==> run K: inputs <==
==> flow/design.v <==
module calculator(
	input newkey,
	input [4:0] keycode,
	input clk,
	input rst,
	output reg [19:0] x,
	output reg led							 
	);
	localparam PLUS = 1'd0;					 
	localparam TIMES = 1'd1;				 
	localparam CLEAR20 = 20'd0;				 
	localparam CLEAR2 = 2'd0;				 
	localparam CLEAR1 = 1'd0;				 
	reg [19:0] y;
	reg op;
	reg [19:0] nextX;
	reg [19:0] nextY;
	reg nextOp;
	reg nextLED;
	reg [2:0] select;
	wire [19:0] sum;
	wire [19:0] product;
	wire [19:0] result;
	wire [19:0] ovp;						 
	wire ovs;								 
	always @ (posedge clk)
		begin
			if (rst)
				begin
					x <= CLEAR20;
					y <= CLEAR20;
					op <= CLEAR1;
					led <= CLEAR1;
				end
			else
				begin
					x <= nextX;
					y <= nextY;
					op <= nextOp;
					led <= nextLED;
				end
		end
  always @ (select, x, y, op, led, result, ovp, ovs, keycode)
		case(select)
			3'd0:						 
				begin
              		nextX = x;
					nextY = y;
					nextOp = op;
					nextLED = led;
				end
			3'd1:						 
				begin
              		nextX = CLEAR20;
					nextY = x;
					nextOp = PLUS;
					nextLED = CLEAR1;
				end
			3'd2:						 
				begin
              		nextX = CLEAR20;
					nextY = x;
					nextOp = TIMES;
					nextLED = CLEAR1;
				end
			3'd3:						 
				begin
              		nextX = result;
					nextY = y;
					nextOp = op;
					nextLED = op ? (ovp != 0) : ovs;
				end	
			3'd4:						 
				begin
              		nextX = CLEAR20;
					nextY = CLEAR20;
					nextOp = CLEAR1;				 
					nextLED = CLEAR1;
				end
			3'd7:						 
				begin
              		nextX = {x[15:0],keycode[3:0]};	 
					nextY = y;
					nextOp = op;
					nextLED = CLEAR1;
				end
			default:					 
				begin
              		nextX = x;
					nextY = y;
					nextOp = op;
					nextLED = led;
				end
		endcase
	always @ (newkey, keycode)
		begin
			if(!newkey)	select <= 3'd0;				 
			else if(keycode[4]) select <= 3'd7;		 
			else select <= keycode[2:0];			 
		end
	assign result = op ? product : sum;				 
	assign {ovp, product} = x * y;					 
	assign {ovs, sum} = x + y;						 
endmodule	
==> flow/run.sh <==
#!/bin/bash
# the make line also repeats each setting of config.mk as NAME=value (left out here)
make -C /OpenROAD-flow-scripts/flow DESIGN_CONFIG=/design/flow/config.mk WORK_HOME=/design/flow/orfs CLKGATE_MAP_FILE= finish
==> flow/config.mk <==
export PLATFORM = sky130hd
export DESIGN_NAME = calculator
export DESIGN_NICKNAME = calculator
export VERILOG_FILES = /design/flow/design.v
export SDC_FILE = /design/flow/constraint.sdc
export NUM_CORES = 4
export LEC_CHECK = 0
export CAP_MARGIN = 15
export CELL_PAD_IN_SITES_GLOBAL_PLACEMENT = 1
export CORE_ASPECT_RATIO = 1.06
export CORE_MARGIN = 7
export CORE_UTILIZATION = 30
export CTS_CLUSTER_SIZE = 57
export GPL_ROUTABILITY_DRIVEN = 1
export HOLD_SLACK_MARGIN = 0.02
export MIN_ROUTING_LAYER = met2
export SLEW_MARGIN = 20
export TNS_END_PERCENT = 10
==> flow/constraint.sdc <==
create_clock -name core_clock -period 10.3 [get_ports {clk}]
set_input_delay 2.0600 -clock core_clock [delete_from_list [all_inputs] [get_ports {clk}]]
set_output_delay 2.0600 -clock core_clock [all_outputs]
set_load 0.01 [all_outputs]
==> run P (differences from run K) <==
- CAP_MARGIN: 15 -> 20
- CELL_PAD_IN_SITES_GLOBAL_PLACEMENT: 1 -> default
- CORE_ASPECT_RATIO: 1.06 -> default
- CORE_MARGIN: 7 -> 3
- CORE_UTILIZATION: 30 -> 45
- CTS_CLUSTER_SIZE: 57 -> 10
- GPL_ROUTABILITY_DRIVEN: 1 -> default
- HOLD_SLACK_MARGIN: 0.02 -> default
- MIN_ROUTING_LAYER: met2 -> default
- PLACE_DENSITY: default -> 0.74
- SETUP_SLACK_MARGIN: default -> 0.31
- TNS_END_PERCENT: 10 -> default
==> flow/constraint.sdc (replaced) <==
create_clock -name core_clock -period 5.61 [get_ports {clk}]
set_input_delay 1.1220 -clock core_clock [delete_from_list [all_inputs] [get_ports {clk}]]
set_output_delay 1.1220 -clock core_clock [all_outputs]
set_load 0.01 [all_outputs]
==> run R (differences from run K) <==
- CAP_MARGIN: 15 -> 20
- CELL_PAD_IN_SITES_GLOBAL_PLACEMENT: 1 -> default
- CORE_ASPECT_RATIO: 1.06 -> default
- CORE_MARGIN: 7 -> 2
- CORE_UTILIZATION: 30 -> 67
- CTS_CLUSTER_DIAMETER: default -> 32
- CTS_CLUSTER_SIZE: 57 -> default
- GPL_ROUTABILITY_DRIVEN: 1 -> default
- HOLD_SLACK_MARGIN: 0.02 -> default
- MIN_ROUTING_LAYER: met2 -> default
- TNS_END_PERCENT: 10 -> default
==> flow/constraint.sdc (replaced) <==
create_clock -name core_clock -period 6.74 [get_ports {clk}]
set_input_delay 1.3480 -clock core_clock [delete_from_list [all_inputs] [get_ports {clk}]]
set_output_delay 1.3480 -clock core_clock [all_outputs]
set_load 0.01 [all_outputs]
==> results <==
In clock-buffer cell count, run R and run P do not differ.
Against run P, the clock skew of run K is lower by 0.0068 ns.
Utilization: run R > run P > run K.
Setup slack, highest first: run K, run R, run P.
Die area: run K is higher than run P (58%).
Run R finished but fails on setup timing. Run P completed and failed the layout checks on setup timing. Run K went through all stages and came out clean.
Of run R and run K, run R has the higher combinational power (gap 76%, measured against run K).
Power, lowest first: run K, run R, run P.
The lowest global-route usage belongs to run P, the highest to run R.
Hold slack, highest first: run P, run R, run K.
Between run K and run R, the lower design area is in run K (gap about 6%, measured against run R).
==> figures <==
|  | run R | run P | run K |
|---|---|---|---|
| Clock network fraction of total power | 19.8% | 18.4% | 21.1% |
| Peak-usage layer in the global routing report | met2 | met2 | met3 |
| Outcome | finished with violations | finished with violations | finished clean |
| Violated checks | setup timing | setup timing | - |
| Proportion of cell area occupied by registers | 4.84% | 4.56% | 4.81% |
| Total global-route track usage | 39.7% | 26.6% | 27.6% |
| Critical hold path startpoint | y[2]$_SDFFE_PP0P_ | x[8]$_SDFFE_PP0P_ | y[1]$_SDFFE_PP0P_ |
| Clk ins delay skew pair | 0.30 ns | 0.31 ns | 0.31 ns |
| Synthesis-to-layout area growth | 14.3% | 23.3% | 7.29% |
| Endpoint, Worst Hold | y[2]$_SDFFE_PP0P_ | y[8]$_SDFFE_PP0P_ | y[1]$_SDFFE_PP0P_ |
| Via total after detailed routing | 14.1k | 14.5k | 17.7k |
| CP bufs+invs | 7 | 6 | 4 |
| Critical path depth in cells | 25 | 24 | 21 |
| Highest metal layer with signal wires | met4 | met4 | met5 |
| Pin slew with the least headroom to its limit | 1.11 ns | 1.14 ns | 1.21 ns |
| Bufs w/o clock | 235 | 329 | 66 |
| Overall die height | 160 um | 197 um | 254 um |
| Average detailed-routed wire length per instance | 21.4 um | 20.1 um | 21.7 um |
| Power share of the sequential group | 20.1% | 18.9% | 22.9% |
| Internal reg-to-reg setup slack | -0.1 ns | -1.09 ns | 2.30 ns |
| Number of well taps | 324 | 461 | 712 |
| Met2 track demand over resource in global routing | 66.7% | 47.4% | 32.6% |

========
==> job 8381: inputs <==
RTL: the design.v shown in full above, as it stands there.
==> flow/config.mk <==
export PLATFORM = sky130hd
export DESIGN_NAME = calculator
export DESIGN_NICKNAME = calculator
export VERILOG_FILES = /design/flow/design.v
export SDC_FILE = /design/flow/constraint.sdc
export NUM_CORES = 4
export LEC_CHECK = 0
export CAP_MARGIN = 20
export CORE_MARGIN = 2
export CORE_UTILIZATION = 72
export CTS_CLUSTER_DIAMETER = 29
export PLACE_DENSITY = 0.38
export SETUP_SLACK_MARGIN = 0.99
export SLEW_MARGIN = 20
export TNS_END_PERCENT = 95
==> flow/constraint.sdc <==
create_clock -name core_clock -period 6.72 [get_ports {clk}]
set_input_delay 1.3440 -clock core_clock [delete_from_list [all_inputs] [get_ports {clk}]]
set_output_delay 1.3440 -clock core_clock [all_outputs]
set_load 0.01 [all_outputs]
run.sh (not shown) runs the stock make flow with config.mk's settings and CLKGATE_MAP_FILE=.
==> job 6780 (differences from job 8381) <==
--- a/flow/config.mk
+++ b/flow/config.mk
@@ -8,8 +8,4 @@
 export CAP_MARGIN = 20
 export CORE_MARGIN = 2
-export CORE_UTILIZATION = 72
-export CTS_CLUSTER_DIAMETER = 29
-export PLACE_DENSITY = 0.38
-export SETUP_SLACK_MARGIN = 0.99
+export CORE_UTILIZATION = 59
 export SLEW_MARGIN = 20
-export TNS_END_PERCENT = 95
==> flow/constraint.sdc (replaced) <==
create_clock -name core_clock -period 7.87 [get_ports {clk}]
set_input_delay 1.5740 -clock core_clock [delete_from_list [all_inputs] [get_ports {clk}]]
set_output_delay 1.5740 -clock core_clock [all_outputs]
set_load 0.01 [all_outputs]
==> job 1871 (differences from job 8381) <==
--- a/flow/config.mk
+++ b/flow/config.mk
@@ -9,7 +9,3 @@
 export CORE_MARGIN = 2
 export CORE_UTILIZATION = 72
-export CTS_CLUSTER_DIAMETER = 29
-export PLACE_DENSITY = 0.38
-export SETUP_SLACK_MARGIN = 0.99
 export SLEW_MARGIN = 20
-export TNS_END_PERCENT = 95
==> flow/constraint.sdc (replaced) <==
create_clock -name core_clock -period 12.2 [get_ports {clk}]
set_input_delay 2.4400 -clock core_clock [delete_from_list [all_inputs] [get_ports {clk}]]
set_output_delay 2.4400 -clock core_clock [all_outputs]
set_load 0.01 [all_outputs]
==> job 3390 (differences from job 8381) <==
==> flow/config.mk (replaced) <==
export PLATFORM = sky130hd
export DESIGN_NAME = calculator
export DESIGN_NICKNAME = calculator
export VERILOG_FILES = /design/flow/design.v
export SDC_FILE = /design/flow/constraint.sdc
export NUM_CORES = 4
export LEC_CHECK = 0
export CAP_MARGIN = 0
export CORE_MARGIN = 2
export CORE_UTILIZATION = 72
export CTS_CLUSTER_DIAMETER = 395
export CTS_CLUSTER_SIZE = 10
export PLACE_DENSITY = 0.38
export SETUP_SLACK_MARGIN = 0.37
export SLEW_MARGIN = 20
export TNS_END_PERCENT = 5
==> flow/constraint.sdc (replaced) <==
create_clock -name core_clock -period 5.61 [get_ports {clk}]
set_input_delay 1.1220 -clock core_clock [delete_from_list [all_inputs] [get_ports {clk}]]
set_output_delay 1.1220 -clock core_clock [all_outputs]
set_load 0.01 [all_outputs]
==> results <==
In flip-flop count, job 8381 and job 1871 do not differ.
In synthesized cell count, job 6780 and job 3390 do not differ.
Job 3390 finished but failed the layout checks on setup timing. Job 8381 ran to the end with violations: setup timing. Job 6780 finished clean. Job 1871 finished clean.
In count of clock-buffer cells in the layout, job 8381 and job 1871 do not differ.
Between job 8381 and job 3390, the lower combinational power is in job 8381 (gap about 20%, measured against job 3390).
In job 3390 the setup slack is worse than in job 8381, by 1000 ps.
==> figures <==
quantity                                             job 1871                  job 3390                 job 6780                  job 8381
Clock share of power                                    18.8%                     22.0%                    20.1%                     17.1%
Sequential portion of the cell area                     4.99%                     4.68%                    4.91%                     4.84%
Detail Placement HPWL                                 36.4 mm                   41.8 mm                  40.2 mm                   39.9 mm
Peak ir drop on the vdd network                     0.0534 mV                  0.189 mV                0.0697 mV                  0.115 mV
Power drawn by the clock network                       137 µW                    431 µW                   240 µW                    267 µW
Placed cells                                            2,093                     2,346                    2,219                     2,223
OpenROAD warning count                                     28                        31                       28                        31
Multi-input combinational area share                    82.2%                     73.2%                    80.2%                     76.4%
Status                                complete, no violations  finished with violations  complete, no violations  finished with violations
Layout check failures                                       -              setup timing                        -              setup timing
Flop area                                             841 µm²                   902 µm²                  847 µm²                   921 µm²
Met1 Usage GRT                                          54.1%                     54.3%                    48.5%                     54.6%

========
==> inputs of 03-17 <==
RTL: the design.v shown in full above, as it stands there.
clock: 7.87 ns
lec_check: 0
cap_margin: 20
core_margin: 2
core_utilization: 40
slew_margin: 20
==> 04-15 (differences from 03-17) <==
Settings changed: CORE_UTILIZATION 40 to 72, PLACE_DENSITY from default to 0.38, SETUP_SLACK_MARGIN from default to 0.37, TNS_END_PERCENT from default to 5.
==> flow/constraint.sdc (replaced) <==
create_clock -name core_clock -period 5.61 [get_ports {clk}]
set_input_delay 1.1220 -clock core_clock [delete_from_list [all_inputs] [get_ports {clk}]]
set_output_delay 1.1220 -clock core_clock [all_outputs]
set_load 0.01 [all_outputs]
==> 05-05 (differences from 03-17) <==
Settings changed: CORE_UTILIZATION 40 to 17.
==> flow/constraint.sdc (replaced) <==
create_clock -name core_clock -period 12.2 [get_ports {clk}]
set_input_delay 2.4400 -clock core_clock [delete_from_list [all_inputs] [get_ports {clk}]]
set_output_delay 2.4400 -clock core_clock [all_outputs]
set_load 0.01 [all_outputs]
==> notes <==
In 03-17 the die area is smaller than in 05-05, by about 60%. In area after synthesis, 03-17 and 05-05 do not differ. In synthesized cell count, 03-17 and 05-05 do not differ. In 03-17 the global-route usage is higher than in 05-05, by 15 points. The lowest critical path depth belongs to 05-05, the highest to 03-17. The lowest register-to-register slack belongs to 04-15, the highest to 05-05. In count of clock-buffer cells in the layout, 03-17 and 04-15 do not differ. Between 03-17 and 05-05, the lower routed wire length is in 05-05 (gap about 4%, measured against 05-05). In 03-17 the clock power is higher than in 05-05, by 110%. The highest sequential share of layout area belongs to 03-17, the lowest to 05-05. Sequential cell count is the same in 05-05 and 04-15. 03-17 finished with timing, DRC and antenna clean. 04-15 finished but fails on negative setup slack. 05-05 completed without violations.

========
==> run a: inputs <==
Starts from the design.v that is shown in full above.
Settings: LEC_CHECK=0, CAP_MARGIN=20, CORE_ASPECT_RATIO=1.42, CORE_MARGIN=2, CORE_UTILIZATION=66, CTS_CLUSTER_DIAMETER=333, HOLD_SLACK_MARGIN=-0.09, MAX_ROUTING_LAYER=met4, MIN_ROUTING_LAYER=met1, SETUP_SLACK_MARGIN=1.23, SLEW_MARGIN=15, TNS_END_PERCENT=40; clock period 7.13 ns.
==> inputs of run b, as changes to run a <==
--- a/flow/config.mk
+++ b/flow/config.mk
@@ -8,11 +8,11 @@
 export CAP_MARGIN = 20
 export CORE_ASPECT_RATIO = 1.42
 export CORE_MARGIN = 2
-export CORE_UTILIZATION = 66
+export CORE_UTILIZATION = 65
 export CTS_CLUSTER_DIAMETER = 333
-export HOLD_SLACK_MARGIN = -0.09
+export HOLD_SLACK_MARGIN = 0.12
 export MAX_ROUTING_LAYER = met4
 export MIN_ROUTING_LAYER = met1
-export SETUP_SLACK_MARGIN = 1.23
+export SETUP_SLACK_MARGIN = -0.32
 export SLEW_MARGIN = 15
 export TNS_END_PERCENT = 40
==> flow/constraint.sdc (replaced) <==
create_clock -name core_clock -period 13.3 [get_ports {clk}]
set_input_delay 2.6600 -clock core_clock [delete_from_list [all_inputs] [get_ports {clk}]]
set_output_delay 2.6600 -clock core_clock [all_outputs]
set_load 0.01 [all_outputs]
==> summary.txt <==
Purpose: to document the outcome of synthesis and place and route.

CTS
The clock network latency to the later pin of the worst-skew pair is 0.29 ns.

Critical path
The required time reported for the critical path endpoint is 13.47 ns. The arrival time of the worst setup path is 8.08 ns. STA lists the maximum fanout along the critical path as 24.

Finish
The count of cells in the finished layout, fillers not included, comes to 2148. The fraction of cell area in multi-input combinational cells is reported as 81.4%.

Routing
In the post-route report, total wirelength is listed as 47500 um.

Outcome
The flow ran to the end and the layout has no timing, DRC or antenna violations.

Power
The power drawn by the combinational cells is 382 uW.

Place
The HPWL after detailed placement is 38200 um.
That was run b.
==> summary.txt <==
Purpose: to document the outcome of synthesis and place and route.

Min path
Along the worst hold path, the cell count comes to 2. Note that the worst hold path type here is reg2reg.

Finish
Of the total standard cell area in the layout, the multi-input combinational portion is 77.8%. The tally of non-filler cells in the final layout is 2249.

CTS
The clock network latency to the later pin of the worst-skew pair is 0.30 ns.

Routing
The routed design uses 24600 um of met2 wire. Wires add up to 49300 um.

Critical path
The slack of the worst reg-to-reg path is 0.40 ns. STA puts the critical path data arrival time at 6.92 ns. The biggest fanout along the worst timing path is 9.

The required time reported for the critical path endpoint is 7.32 ns.

Outcome
The flow ran to the end and the layout has no timing, DRC or antenna violations.

Place
According to the dpl log, the detail-placed design has an HPWL of 39600 um.

Synthesis
The mapped netlist covers 16300 sq um.

Final timing
The max-slew headroom at the worst pin is 32.6%.

Run
Summing over the stages, the warning tally comes to 31.
That was run a.
Power and IR drop assume default switching activity.
